// system_top
module system_top (
    input  wire         clk, 
    input  wire         rst,
    input  wire         rx,
    output wire         tx,
    input  wire         miso,
    output wire         sclk,
    output wire         mosi,
    output wire         cs_n,
    output wire         nrst_pd,
    output wire [4:0]   pwm_servos,  
    input  wire [4:0]   input_ir,
	output wire [4:0] led_busy,
	output wire         led1, led2
);
Size in the first run: roughly 980 flip-flops.
make LEC_CHECK=0 CAP_MARGIN=10 CELL_PAD_IN_SITES_DETAIL_PLACEMENT=0 CELL_PAD_IN_SITES_GLOBAL_PLACEMENT=3 CORE_MARGIN=10 CORE_UTILIZATION=65 CTS_CLUSTER_DIAMETER=284 CTS_CLUSTER_SIZE=44 GPL_ROUTABILITY_DRIVEN=0 GPL_TIMING_DRIVEN=1 MAX_ROUTING_LAYER=met4 MIN_ROUTING_LAYER=met2 PLACE_DENSITY_LB_ADDON=0.09 SLEW_MARGIN=20 finish   # period 3.52 ns
run.sh (not shown) runs the stock make flow with config.mk's settings and CLKGATE_MAP_FILE=.
The starting point stopped in global placement without I/O (3_1_place_gp_skip_io), error FLW-0024.
Edit:
- CAP_MARGIN: 10 -> 20
- CELL_PAD_IN_SITES_DETAIL_PLACEMENT: 0 -> unset
- CELL_PAD_IN_SITES_GLOBAL_PLACEMENT: 3 -> unset
- CORE_MARGIN: 10 -> 2
- CORE_UTILIZATION: 65 -> 60
- CTS_CLUSTER_DIAMETER: 284 -> unset
- CTS_CLUSTER_SIZE: 44 -> unset
- GPL_ROUTABILITY_DRIVEN: 0 -> unset
- GPL_TIMING_DRIVEN: 1 -> unset
- MAX_ROUTING_LAYER: met4 -> unset
- MIN_ROUTING_LAYER: met2 -> unset
- PLACE_DENSITY_LB_ADDON: 0.09 -> unset
- clock period: 3.52 -> 3.33 ns (I/O delays scaled with it)
Effect: The changed run went through all stages and came out clean; die area drops by 3.8%; synthesized area does not change; synthesized cell count does not change.
Edit:
- CORE_UTILIZATION: 60 -> 17
- clock period: 3.33 -> 4.8 ns (I/O delays scaled with it)
Effect: Wire length climbs by 2.8%. Global-route usage drops by 18 points. Final cell count climbs by 46%.
Edit:
- ABC_AREA: unset -> 1
- CAP_MARGIN: 20 -> 5
- CORE_UTILIZATION: 17 -> 70
- SETUP_SLACK_MARGIN: unset -> 0.21
- clock period: 4.8 -> 2.71 ns (I/O delays scaled with it)
Outcome:
- This time the run finished with negative setup slack left
- clock-buffer cell count rose by 7
- power rose by 80%
- final cell count fell by 19%
- setup slack got worse by 0.84 ns
- register-to-register slack got worse by 0.84 ns
- clock power rose by 75%
- sequential cell count does not change
- non-clock buffer count rose by 226
- global-route usage rose by 23 points

---

Starting RTL as in the previous note.
Settings: LEC_CHECK=0, ABC_AREA=0, CAP_MARGIN=5, CORE_MARGIN=2, CORE_UTILIZATION=70, PLACE_DENSITY_LB_ADDON=0.01, SETUP_SLACK_MARGIN=0.78, SLEW_MARGIN=20; clock period 2.71 ns.
The starting point completed, yet does not pass: negative setup slack.
Then changed:
- ABC_AREA: 0 -> 1
- CORE_UTILIZATION: 70 -> 72
- CTS_CLUSTER_DIAMETER: default -> 29
- PLACE_DENSITY_LB_ADDON: 0.01 -> default
- SETUP_SLACK_MARGIN: 0.78 -> 0.21
The changed run completed and failed the layout checks on negative setup slack.
Synthesized area is higher by 1.5%.
Wire length grows by 9.3%.
Final area goes up by 2.4%.
Power grows by 27%.
Hold slack loses 0.087 ns.
Maximum frequency falls by 6.0%.
Setup slack degrades by 0.21 ns.
Non-clock buffer count shrinks by 106.

---

Starting RTL as in the previous note.
==> flow/config.mk <==
export PLATFORM = sky130hd
export DESIGN_NAME = system_top
export DESIGN_NICKNAME = system_top
export VERILOG_FILES = /design/flow/design.v
export SDC_FILE = /design/flow/constraint.sdc
export NUM_CORES = 4
export LEC_CHECK = 0
export ABC_AREA = 1
export CAP_MARGIN = 15
export CORE_ASPECT_RATIO = 0.72
export CORE_MARGIN = 2
export CORE_UTILIZATION = 72
export CTS_CLUSTER_DIAMETER = 363
export SETUP_SLACK_MARGIN = -0.17
export SLEW_MARGIN = 20
==> flow/constraint.sdc <==
create_clock -name core_clock -period 2.68 [get_ports {clk}]
set_input_delay 0.5360 -clock core_clock [delete_from_list [all_inputs] [get_ports {clk}]]
set_output_delay 0.5360 -clock core_clock [all_outputs]
set_load 0.01 [all_outputs]
The baseline finished but failed the layout checks on setup timing.
Rerun with:
ABC_AREA = not set   (was 1)
CAP_MARGIN = 20   (was 15)
CORE_ASPECT_RATIO = not set   (was 0.72)
CORE_UTILIZATION = 40   (was 72)
CTS_CLUSTER_DIAMETER = not set   (was 363)
SETUP_SLACK_MARGIN = not set   (was -0.17)
clock period = 4.8 ns   (was 2.68 ns; I/O delays follow)
Result: The changed run completed without violations; setup slack is better by 0.93 ns; critical path depth goes down by 8; non-clock buffer count fell by 170; flip-flop count does not change; clock skew falls by 0.0078 ns; utilization falls by 37 points; cell count drops by 7.4%; cell area came out lower by 2.7%.
Rerun with:
CELL_PAD_IN_SITES_DETAIL_PLACEMENT = 1   (was not set)
CTS_CLUSTER_SIZE = 96   (was not set)
SETUP_SLACK_MARGIN = 0.22   (was not set)
clock period = 8.0 ns   (was 4.8 ns; I/O delays follow)
Effect: The new run finished with timing, DRC and antenna clean. Cell area hardly moves. Synthesized cell count stays the same. Area after synthesis does not change. Combinational power decreases by 38%. Worst setup slack gets better by 2.4 ns. Register-to-register slack gets better by 2.4 ns.

---

system_top again, from the RTL that the note above started with.
Settings: LEC_CHECK=0, CAP_MARGIN=20, CORE_MARGIN=2, CORE_UTILIZATION=72, CTS_CLUSTER_DIAMETER=363, CTS_CLUSTER_SIZE=21, HOLD_SLACK_MARGIN=-0.06, PLACE_DENSITY=0.66, SETUP_SLACK_MARGIN=-0.66, SLEW_MARGIN=20; clock period 6.52 ns.
Edit:
- CORE_UTILIZATION: 72 -> 63
- CTS_CLUSTER_DIAMETER: 363 -> default
- CTS_CLUSTER_SIZE: 21 -> 42
- HOLD_SLACK_MARGIN: -0.06 -> default
- PLACE_DENSITY: 0.66 -> default
- SETUP_SLACK_MARGIN: -0.66 -> default
- clock period: 6.52 -> 2.04 ns (I/O delays scaled with it)
Outcome:
- This time the run completed and failed the layout checks on negative setup slack
- clock power is higher to 5.4 times its value
- routed wire length is higher by 16%
- design area is higher by 18%
- register-to-register slack gets worse by 2900 ps
Edit:
- CORE_ASPECT_RATIO: default -> 0.72
- CORE_UTILIZATION: 63 -> 70
- CTS_CLUSTER_SIZE: 42 -> default
- clock period: 2.04 -> 2.68 ns (I/O delays scaled with it)
The changed run reached the layout checks and failed them: negative setup slack. Cell count fell by a little under a tenth. Count of clock-buffer cells in the layout fell by 4. Sequential power fell by a quarter to a third. Register-to-register slack gains 590 ps. Wire length rose slightly. Combinational power fell by a quarter to a third.
Edit:
- ABC_AREA: default -> 1
- CORE_ASPECT_RATIO: 0.72 -> default
- CORE_UTILIZATION: 70 -> 72
- CTS_CLUSTER_DIAMETER: default -> 295
- CTS_CLUSTER_SIZE: default -> 10
- HOLD_SLACK_MARGIN: default -> 0.29
- PLACE_DENSITY_LB_ADDON: default -> 0.01
- SETUP_SLACK_MARGIN: default -> 0.49
- TNS_END_PERCENT: default -> 10
=> The new run completed, yet does not pass: negative setup slack. Critical path depth rises by 3. First-iteration DRC count rises by about a fifth. Via count rises by roughly a tenth. Die area falls slightly. Combinational power rises by well over a third. Clock power rises by a few percent. Hold slack gets better by 160 ps.

---

system_top again, from the RTL that the note above started with.
Design system_top, start of the top module:
module system_top (
    input  wire         clk, 
    input  wire         rst,
    input  wire         rx,
    output wire         tx,
    input  wire         miso,
    output wire         sclk,
    output wire         mosi,
    output wire         cs_n,
    output wire         nrst_pd,
    output wire [4:0]   pwm_servos,  
    input  wire [4:0]   input_ir,
	output wire [4:0] led_busy,
	output wire         led1, led2
);
export LEC_CHECK = 0
export CAP_MARGIN = 10
export CELL_PAD_IN_SITES_DETAIL_PLACEMENT = 2
export CELL_PAD_IN_SITES_GLOBAL_PLACEMENT = 3
export CORE_MARGIN = 10
export CORE_UTILIZATION = 65
export CTS_CLUSTER_DIAMETER = 284
export CTS_CLUSTER_SIZE = 44
export GPL_ROUTABILITY_DRIVEN = 0
export GPL_TIMING_DRIVEN = 1
export MAX_ROUTING_LAYER = met4
export MIN_ROUTING_LAYER = met1
export PLACE_DENSITY_LB_ADDON = 0.09
export SLEW_MARGIN = 20
create_clock -name core_clock -period 3.52 [get_ports {clk}]
The first run died in global placement without I/O (3_1_place_gp_skip_io) with FLW-0024.
Rerun with:
==> flow/config.mk (replaced) <==
export PLATFORM = sky130hd
export DESIGN_NAME = system_top
export DESIGN_NICKNAME = system_top
export VERILOG_FILES = /design/flow/design.v
export SDC_FILE = /design/flow/constraint.sdc
export NUM_CORES = 4
export LEC_CHECK = 0
export CAP_MARGIN = 20
export CORE_MARGIN = 2
export CORE_UTILIZATION = 58
export CTS_CLUSTER_SIZE = 44
export SLEW_MARGIN = 20
==> flow/constraint.sdc (replaced) <==
create_clock -name core_clock -period 5.39 [get_ports {clk}]
set_input_delay 1.0780 -clock core_clock [delete_from_list [all_inputs] [get_ports {clk}]]
set_output_delay 1.0780 -clock core_clock [all_outputs]
set_load 0.01 [all_outputs]
After rerunning: This time the run passed the timing, DRC and antenna checks; synthesized area is unchanged; synthesized cell count is unchanged; die area goes down by 0.57%.
Rerun with:
--- a/flow/config.mk
+++ b/flow/config.mk
@@ -7,6 +7,7 @@
 export LEC_CHECK = 0
 export CAP_MARGIN = 20
+export CELL_PAD_IN_SITES_GLOBAL_PLACEMENT = 1
 export CORE_MARGIN = 2
-export CORE_UTILIZATION = 58
-export CTS_CLUSTER_SIZE = 44
+export CORE_UTILIZATION = 40
+export CTS_CLUSTER_SIZE = 25
 export SLEW_MARGIN = 20
==> flow/constraint.sdc (replaced) <==
create_clock -name core_clock -period 8.0 [get_ports {clk}]
set_input_delay 1.6000 -clock core_clock [delete_from_list [all_inputs] [get_ports {clk}]]
set_output_delay 1.6000 -clock core_clock [all_outputs]
set_load 0.01 [all_outputs]
What happened: Total power goes down by a quarter to a third. Cell count goes up by a little under a tenth. Count of clock-buffer cells in the layout goes up by 9.
Rerun with:
==> flow/config.mk (replaced) <==
export PLATFORM = sky130hd
export DESIGN_NAME = system_top
export DESIGN_NICKNAME = system_top
export VERILOG_FILES = /design/flow/design.v
export SDC_FILE = /design/flow/constraint.sdc
export NUM_CORES = 4
export LEC_CHECK = 0
export ABC_AREA = 1
export CAP_MARGIN = 30
export CELL_PAD_IN_SITES_DETAIL_PLACEMENT = 2
export CELL_PAD_IN_SITES_GLOBAL_PLACEMENT = 2
export CORE_MARGIN = 2
export CORE_UTILIZATION = 40
export CTS_CLUSTER_SIZE = 40
export GPL_ROUTABILITY_DRIVEN = 0
export GPL_TIMING_DRIVEN = 1
export PLACE_DENSITY_LB_ADDON = 0.02
export SLEW_MARGIN = 40
export TNS_END_PERCENT = 10
=> The changed run completed with no timing, DRC or antenna violations. Sequential share of layout area drops by 0.61 points. Cell area goes up by 1.3%. First-iteration DRC count fell by 6.6%. Worst hold slack hardly moves. Setup slack gets better by 0.57 ns. Power fell by 0.92%. Final cell count came out higher by 17%.
Rerun with:
==> flow/config.mk (replaced) <==
export PLATFORM = sky130hd
export DESIGN_NAME = system_top
export DESIGN_NICKNAME = system_top
export VERILOG_FILES = /design/flow/design.v
export SDC_FILE = /design/flow/constraint.sdc
export NUM_CORES = 4
export LEC_CHECK = 0
export CAP_MARGIN = 20
export CORE_MARGIN = 2
export CORE_UTILIZATION = 40
export SLEW_MARGIN = 20
==> flow/constraint.sdc (replaced) <==
create_clock -name core_clock -period 3.2 [get_ports {clk}]
set_input_delay 0.6400 -clock core_clock [delete_from_list [all_inputs] [get_ports {clk}]]
set_output_delay 0.6400 -clock core_clock [all_outputs]
set_load 0.01 [all_outputs]
Cell count fell by roughly a tenth.
Clock power rose by well over a third.
Wire length fell by a quarter to a third.
Worst hold slack loses 0.059 ns.
Non-clock buffer count rose by 142.
No activity file was given, so power comes from the tool's default toggle rates.
